==> flow/design.v (excerpt) <==
module EX (
    input clk,
    input rst_n,
    input en,
    input stage_ID_EX__EX_regwrite,
    input stage_ID_EX__EX_memtoreg,
    input stage_ID_EX__EX_memread,
    input stage_ID_EX__EX_memwrite,
    input stage_ID_EX__EX_alusrc,
    input [1:0] stage_ID_EX__EX_aluop,
    input stage_ID_EX__EX_regdst,
    input stage_ID_EX__EX_sys_en,
    input [31:0]stage_ID_EX__EX_rs_data,
    input [31:0]stage_ID_EX__EX_rt_data,
    input [4:0]stage_ID_EX__EX_rs_id,
    input [4:0]stage_ID_EX__EX_rt_id,
    input [4:0]stage_ID_EX__EX_rd_id,
    input [31:0]stage_ID_EX__EX_sign_ext,
    input [2:0]stage_ID_EX__EX_funct3,
    input sys__EX_done,
    output reg stage_EX_MEM__MEM_regwrite,
    output reg stage_EX_MEM__MEM_memtoreg,
    output reg stage_EX_MEM__MEM_memread,
    output reg stage_EX_MEM__MEM_memwrite,
    output reg [31:0] stage_EX_MEM__MEM_alures,
    output reg [31:0] stage_EX_MEM__MEM_store_data,
    output reg [4:0]  stage_EX_MEM__MEM_rd_id,
  ...
Settings: LEC_CHECK=0, CAP_MARGIN=0, CELL_PAD_IN_SITES_GLOBAL_PLACEMENT=1, CORE_ASPECT_RATIO=0.5, CORE_MARGIN=3, CORE_UTILIZATION=45, CTS_CLUSTER_DIAMETER=292, CTS_CLUSTER_SIZE=52, GPL_TIMING_DRIVEN=1, MAX_ROUTING_LAYER=met5, PLACE_DENSITY=0.47, SETUP_SLACK_MARGIN=-0.52, SLEW_MARGIN=20, TNS_END_PERCENT=5; clock period 6.44 ns.
run.sh (not shown) runs the stock make flow with config.mk's settings and CLKGATE_MAP_FILE=.
The starting point went through all stages and came out clean.
Change:
- CORE_ASPECT_RATIO: 0.5 -> not set
- CTS_CLUSTER_DIAMETER: 292 -> not set
- CTS_CLUSTER_SIZE: 52 -> not set
- PLACE_DENSITY: 0.47 -> 0.44
- SETUP_SLACK_MARGIN: -0.52 -> not set
- TNS_END_PERCENT: 5 -> 80
- clock period: 6.44 -> 2.84 ns (I/O delays scaled with it)
=> Now the flow completed, yet does not pass: negative setup slack; clock power goes up by 120%; power grows to 2.9 times its value; critical path depth rose by 3; design area goes up by 31%.
Change:
- CAP_MARGIN: 0 -> 20
- CELL_PAD_IN_SITES_GLOBAL_PLACEMENT: 1 -> not set
- CORE_MARGIN: 3 -> 2
- CORE_UTILIZATION: 45 -> 40
- GPL_TIMING_DRIVEN: 1 -> not set
- MAX_ROUTING_LAYER: met5 -> not set
- PLACE_DENSITY: 0.44 -> not set
- TNS_END_PERCENT: 80 -> not set
- clock period: 2.84 -> 5.1 ns (I/O delays scaled with it)
What happened: With this change the flow passed the timing, DRC and antenna checks; setup slack is better by 1700 ps; clock skew went down by 7.0 ps; final area went down by 12%; clock power went down by 45%; critical path depth stays the same.
Change:
- ABC_AREA: not set -> 1
- CORE_UTILIZATION: 40 -> 72
- CTS_CLUSTER_DIAMETER: not set -> 371
- CTS_CLUSTER_SIZE: not set -> 100
- TNS_END_PERCENT: not set -> 20
- clock period: 5.1 -> 4.47 ns (I/O delays scaled with it)
With this change the flow failed in global placement (3_3_place_gp).
Die size went down by 44%.
Synthesized area went down by 0.70%.
Synthesized cell count went up by 32%.
Change:
- CELL_PAD_IN_SITES_DETAIL_PLACEMENT: not set -> 0
- CORE_UTILIZATION: 72 -> 40
- CTS_CLUSTER_DIAMETER: 371 -> not set
- CTS_CLUSTER_SIZE: 100 -> not set
- GPL_TIMING_DRIVEN: not set -> 0
- TNS_END_PERCENT: 20 -> not set
- clock period: 4.47 -> 8.66 ns (I/O delays scaled with it)
Outcome:
- The changed run produced a clean layout
- area after synthesis is unchanged
- die area rises by well over a third
- synthesized cell count stays the same
Change:
- ABC_AREA: 1 -> not set
- CELL_PAD_IN_SITES_DETAIL_PLACEMENT: 0 -> not set
- GPL_TIMING_DRIVEN: 0 -> not set
- clock period: 8.66 -> 5.2 ns (I/O delays scaled with it)
Effect: Setup slack gets worse by 1600 ps; sequential share of layout area is lower by 0.84 points; cell count is lower by 13%.

* * *

Starting RTL as in the previous note.
Settings: LEC_CHECK=0, CAP_MARGIN=20, CORE_MARGIN=2, CORE_UTILIZATION=56, SETUP_SLACK_MARGIN=0.77, SLEW_MARGIN=20; clock period 4.21 ns.
The baseline did not get past 5_1_grt on GRT-0232.
Change:
- CORE_UTILIZATION: 56 -> 66
- SETUP_SLACK_MARGIN: 0.77 -> default
With this change the flow never finished: it broke off in 4_1_cts.
Synthesized cell count does not change.
Die size went down by 15%.
Synthesized area does not change.
Change:
- CORE_ASPECT_RATIO: default -> 0.5
- CORE_UTILIZATION: 66 -> 40
- CTS_CLUSTER_DIAMETER: default -> 204
- CTS_CLUSTER_SIZE: default -> 17
- clock period: 4.21 -> 5.2 ns (I/O delays scaled with it)
After rerunning: The new run passed the timing, DRC and antenna checks. Die area climbs by well over a third. Synthesized area is unchanged. Synthesized cell count is unchanged.
Change:
- CORE_ASPECT_RATIO: 0.5 -> default
- CORE_UTILIZATION: 40 -> 60
- CTS_CLUSTER_DIAMETER: 204 -> 315
- CTS_CLUSTER_SIZE: 17 -> default
- PLACE_DENSITY: default -> 0.37
- clock period: 5.2 -> 6.81 ns (I/O delays scaled with it)
Non-clock buffer count decreases by 178.
Cell area decreases by roughly a tenth.
Sequential share of layout area came out higher by 0.83 points.
Critical path depth is unchanged.
Total power drops by a quarter to a third.
Final cell count decreases by roughly a tenth.
Worst hold slack improved by 0.020 ns.
Sequential power came out lower by a quarter to a third.
Setup slack gains 0.25 ns.
Register-to-register slack gains 1.4 ns.
Change:
- CORE_ASPECT_RATIO: default -> 0.5
- CORE_UTILIZATION: 60 -> 72
- CTS_CLUSTER_DIAMETER: 315 -> 287
- CTS_CLUSTER_SIZE: default -> 100
- PLACE_DENSITY: 0.37 -> default
- SETUP_SLACK_MARGIN: default -> 1.95
- clock period: 6.81 -> 6.58 ns (I/O delays scaled with it)
With this change the flow failed in 4_1_cts (DPL-0038).
Synthesized cell count stays the same.
Die area decreases by 16%.
Area after synthesis does not change.
Change:
- ABC_AREA: default -> 1
- CORE_ASPECT_RATIO: 0.5 -> default
- CORE_UTILIZATION: 72 -> 40
- CTS_CLUSTER_DIAMETER: 287 -> default
- CTS_CLUSTER_SIZE: 100 -> default
- SETUP_SLACK_MARGIN: 1.95 -> default
- clock period: 6.58 -> 8.66 ns (I/O delays scaled with it)
After rerunning:
- The changed run went through all stages and came out clean
- area after synthesis decreases by about 0.7%
- synthesized cell count climbs by about 30%
- die area rose by 76%

* * *

run A:
EX again, from the RTL that the note above started with.
==> flow/config.mk <==
export PLATFORM = sky130hd
export DESIGN_NAME = EX
export DESIGN_NICKNAME = EX
export VERILOG_FILES = /design/flow/design.v
export SDC_FILE = /design/flow/constraint.sdc
export NUM_CORES = 4
export LEC_CHECK = 0
export CAP_MARGIN = 0
export CELL_PAD_IN_SITES_GLOBAL_PLACEMENT = 1
export CORE_ASPECT_RATIO = 0.5
export CORE_MARGIN = 5
export CORE_UTILIZATION = 50
export CTS_CLUSTER_DIAMETER = 292
export CTS_CLUSTER_SIZE = 52
export GPL_TIMING_DRIVEN = 1
export MAX_ROUTING_LAYER = met5
export PLACE_DENSITY = 0.42
export SETUP_SLACK_MARGIN = -0.64
export SLEW_MARGIN = 35
export TNS_END_PERCENT = 5
==> flow/constraint.sdc <==
create_clock -name core_clock -period 6.44 [get_ports {clk}]
set_input_delay 1.2880 -clock core_clock [delete_from_list [all_inputs] [get_ports {clk}]]
set_output_delay 1.2880 -clock core_clock [all_outputs]
set_load 0.01 [all_outputs]
Run A finished every step from synthesis to the final layout, and the layout passed the timing, DRC and antenna checks.
diff inputs: run A => run B
- CELL_PAD_IN_SITES_GLOBAL_PLACEMENT removed (was 1)
- CORE_UTILIZATION changed from 50 to 40
- CORE_ASPECT_RATIO removed (was 0.5)
- SETUP_SLACK_MARGIN removed (was -0.64)
- CTS_CLUSTER_SIZE removed (was 52)
- SLEW_MARGIN changed from 35 to 20
- CAP_MARGIN changed from 0 to 20
- ABC_AREA newly set to 1
- MAX_ROUTING_LAYER removed (was met5)
- GPL_TIMING_DRIVEN removed (was 1)
- TNS_END_PERCENT removed (was 5)
- CTS_CLUSTER_DIAMETER changed from 292 to 270
- PLACE_DENSITY removed (was 0.42)
- the clock period (ns, I/O delays scaled along) changed from 6.44 to 5.2
[summary]
Portion of total power attributed to the clock network came out lower on run B than on run A. Routed wirelength normalized by instance count shrinks by more than a quarter when moving from run A to run B. | internal power summed over all cells | run B vs run A | 34% higher |.
--- input diff run B..run C ---
- an added TNS_END_PERCENT of 5
- a change of CORE_MARGIN from 5 to 2
- a deleted ABC_AREA that had been 1
- a change of CORE_UTILIZATION from 40 to 58
- a change of CTS_CLUSTER_DIAMETER from 270 to 44
- a change of the clock period (ns, I/O delays scaled along) from 5.2 to 2.86
### Flow results
- Taking run B as the reference point, the post-cts repair resize count of run C rises by 147.
- Seen in the log of run C: GRT-0116 during global routing (5_1_grt), after which the run never completed.
- Run C vs run B — synthesized area per cell climbed by more than a quarter
- From run B to run C the numbers moved as follows: synthesized area up 0.71%; area of the synthesized netlist per yosys stat higher.
#### Input delta (run D over run C)
- a change of CORE_UTILIZATION from 58 to 40
- a deleted TNS_END_PERCENT that had been 5
- an added HOLD_SLACK_MARGIN of 0.13
- an added CELL_PAD_IN_SITES_DETAIL_PLACEMENT of 0
- an added ABC_AREA of 1
- an added GPL_TIMING_DRIVEN of 0
- a deleted CTS_CLUSTER_DIAMETER that had been 44
- a change of the clock period (ns, I/O delays scaled along) from 2.86 to 8.66
==> comparison <==
Run D | status: complete | timing, DRC, antenna: pass. Comparing run C and run D, the lower synthesized cell count is on run C. I/O pin count: run D vs run C identical. Area of the mapped netlist is lower on run D. Diff run C -> run D: total cell area at the placement stage decreased about 17%, die area increased 10000 µm².

* * *

The RTL this note starts from:
==> flow/design.v <==
module EX (
    input clk,
    input rst_n,
    input en,
    input stage_ID_EX__EX_regwrite,
    input stage_ID_EX__EX_memtoreg,
    input stage_ID_EX__EX_memread,
    input stage_ID_EX__EX_memwrite,
    input stage_ID_EX__EX_alusrc,
    input [1:0] stage_ID_EX__EX_aluop,
    input stage_ID_EX__EX_regdst,
    input stage_ID_EX__EX_sys_en,
    input [31:0]stage_ID_EX__EX_rs_data,
    input [31:0]stage_ID_EX__EX_rt_data,
    input [4:0]stage_ID_EX__EX_rs_id,
    input [4:0]stage_ID_EX__EX_rt_id,
    input [4:0]stage_ID_EX__EX_rd_id,
    input [31:0]stage_ID_EX__EX_sign_ext,
    input [2:0]stage_ID_EX__EX_funct3,
    input sys__EX_done,
    output reg stage_EX_MEM__MEM_regwrite,
    output reg stage_EX_MEM__MEM_memtoreg,
    output reg stage_EX_MEM__MEM_memread,
    output reg stage_EX_MEM__MEM_memwrite,
    output reg [31:0] stage_EX_MEM__MEM_alures,
    output reg [31:0] stage_EX_MEM__MEM_store_data,
    output reg [4:0]  stage_EX_MEM__MEM_rd_id,
    output EX__HDUbr_regwrite,
    output EX__HDU_memread,
    output [4:0] EX__HDU_HDUbr_rd_id,
    output reg  EX_stall_for_sys,
    input  FU__EX_rs_wb,
    input  FU__EX_rs_mem,
    input  FU__EX_rt_wb,
    input  FU__EX_rt_mem,
    input [31:0]  WB__EX_for_help,
    input [31:0]  MEM__EX_for_help
);
localparam S0 = 0;  
localparam S1 = 1;  
wire [31:0] FMP1_out_rs;
wire [31:0] FMP1_out_rt;
wire [31:0] FMP2_out_rs;
wire [31:0] FMP2_out_rt;
wire [31:0] alu_in_rs;
wire [31:0] alu_in_rt;
reg  [31:0] alu_res;
assign FMP1_out_rs = (FU__EX_rs_wb)?WB__EX_for_help:stage_ID_EX__EX_rs_data;
assign FMP1_out_rt = (FU__EX_rt_wb)?WB__EX_for_help:stage_ID_EX__EX_rt_data;
assign FMP2_out_rs = (FU__EX_rs_mem)?MEM__EX_for_help:FMP1_out_rs;
assign FMP2_out_rt = (FU__EX_rt_mem)?MEM__EX_for_help:FMP1_out_rt;
assign alu_in_rs = FMP2_out_rs;
assign alu_in_rt = (stage_ID_EX__EX_alusrc)?stage_ID_EX__EX_sign_ext:FMP2_out_rt;
always@* begin
    case ({stage_ID_EX__EX_aluop,stage_ID_EX__EX_funct3})
        5'b00000: alu_res = alu_in_rs+alu_in_rt;
        5'b01000: alu_res = alu_in_rs+alu_in_rt;
        5'b10000: alu_res = alu_in_rs-alu_in_rt;
        5'b01001: alu_res = alu_in_rs<<alu_in_rt[4:0];
        5'b01101: alu_res = alu_in_rs>>alu_in_rt[4:0];
        5'b10101: alu_res = $signed(alu_in_rs)>>>alu_in_rt[4:0];
        5'b01100: alu_res = alu_in_rs^alu_in_rt;
        5'b01110: alu_res = alu_in_rs|alu_in_rt;
        5'b01111: alu_res = alu_in_rs&alu_in_rt;
        default: alu_res = 32'b0;   
    endcase
end
reg curr_state , next_state;
always@(posedge clk) begin
    if (!rst_n) begin
        curr_state <= 0;
    end
    else begin
        curr_state <= next_state;
    end
end
always@* begin
    next_state = curr_state;
    EX_stall_for_sys = 0;
    case(curr_state) 
        S0: begin
                if (stage_ID_EX__EX_sys_en) begin
                    next_state = S1;
                    EX_stall_for_sys = 1;
                end
        end
        S1: begin
                if(!sys__EX_done)
                    EX_stall_for_sys = 1;
                else begin
                    EX_stall_for_sys = 0;
                    next_state = S0;
                end
        end
    endcase
end
always@(posedge clk) begin
    if(!rst_n) begin
        stage_EX_MEM__MEM_regwrite <= 0;
        stage_EX_MEM__MEM_memtoreg <= 0;
        stage_EX_MEM__MEM_memread <= 0;
        stage_EX_MEM__MEM_memwrite <= 0;
        stage_EX_MEM__MEM_alures <= 0;
        stage_EX_MEM__MEM_store_data <= 0;
        stage_EX_MEM__MEM_rd_id <= 0;
    end
    else begin
        if(en) begin
            stage_EX_MEM__MEM_regwrite <= EX_stall_for_sys?0:stage_ID_EX__EX_regwrite;
            stage_EX_MEM__MEM_memtoreg <= EX_stall_for_sys?0:stage_ID_EX__EX_memtoreg;
            stage_EX_MEM__MEM_memread  <= EX_stall_for_sys?0:stage_ID_EX__EX_memread;
            stage_EX_MEM__MEM_memwrite <= EX_stall_for_sys?0:stage_ID_EX__EX_memwrite;
            stage_EX_MEM__MEM_alures   <= alu_res;
            stage_EX_MEM__MEM_store_data <= FMP2_out_rt;
            stage_EX_MEM__MEM_rd_id      <= stage_ID_EX__EX_regdst?stage_ID_EX__EX_rd_id:stage_ID_EX__EX_rt_id; 
        end
    end
end
assign EX__HDU_HDUbr_rd_id = stage_ID_EX__EX_regdst?stage_ID_EX__EX_rd_id:stage_ID_EX__EX_rt_id;
assign EX__HDU_memread = stage_ID_EX__EX_memread;
assign EX__HDUbr_regwrite = stage_ID_EX__EX_regwrite;
endmodule
export LEC_CHECK = 0
export CAP_MARGIN = 0
export CELL_PAD_IN_SITES_GLOBAL_PLACEMENT = 1
export CORE_MARGIN = 3
export CORE_UTILIZATION = 24
export GPL_TIMING_DRIVEN = 0
export MAX_ROUTING_LAYER = met5
export PLACE_DENSITY_LB_ADDON = 0.03
export SLEW_MARGIN = 20
export TNS_END_PERCENT = 80
create_clock -name core_clock -period 6.44 [get_ports {clk}]
Then changed:
CORE_ASPECT_RATIO = 0.5   (was default)
CORE_MARGIN = 5   (was 3)
CORE_UTILIZATION = 53   (was 24)
CTS_CLUSTER_DIAMETER = 292   (was default)
CTS_CLUSTER_SIZE = 52   (was default)
GPL_TIMING_DRIVEN = 1   (was 0)
PLACE_DENSITY_LB_ADDON = 0.3   (was 0.03)
SETUP_SLACK_MARGIN = -0.52   (was default)
SLEW_MARGIN = 35   (was 20)
TNS_END_PERCENT = 5   (was 80)
Effect: Clock-buffer cell count went down by 1; final area went down by a few percent; cell count went down by about a fifth; worst hold slack improved by 19 ps; sequential cell count does not change; setup slack improved by 200 ps.
Then changed:
CORE_ASPECT_RATIO = default   (was 0.5)
CORE_MARGIN = 2   (was 5)
CTS_CLUSTER_DIAMETER = 43   (was 292)
CTS_CLUSTER_SIZE = default   (was 52)
PLACE_DENSITY = 0.48   (was default)
PLACE_DENSITY_LB_ADDON = default   (was 0.3)
SETUP_SLACK_MARGIN = default   (was -0.52)
SLEW_MARGIN = 20   (was 35)
TNS_END_PERCENT = 80   (was 5)
clock period = 4.23 ns   (was 6.44 ns; I/O delays follow)
=> This time the run finished but fails on setup timing. Register-to-register slack gets worse by 2300 ps. Worst setup slack is worse by 750 ps. Sequential power rose by 52%. Wire length rises by 15%. Count of clock-buffer cells in the layout is unchanged. Core utilization climbs by 15 points. Area after synthesis is unchanged. Global-route usage goes up by 8.0 points.
Power figures rest on the tool's default switching activity, not on a simulated workload.
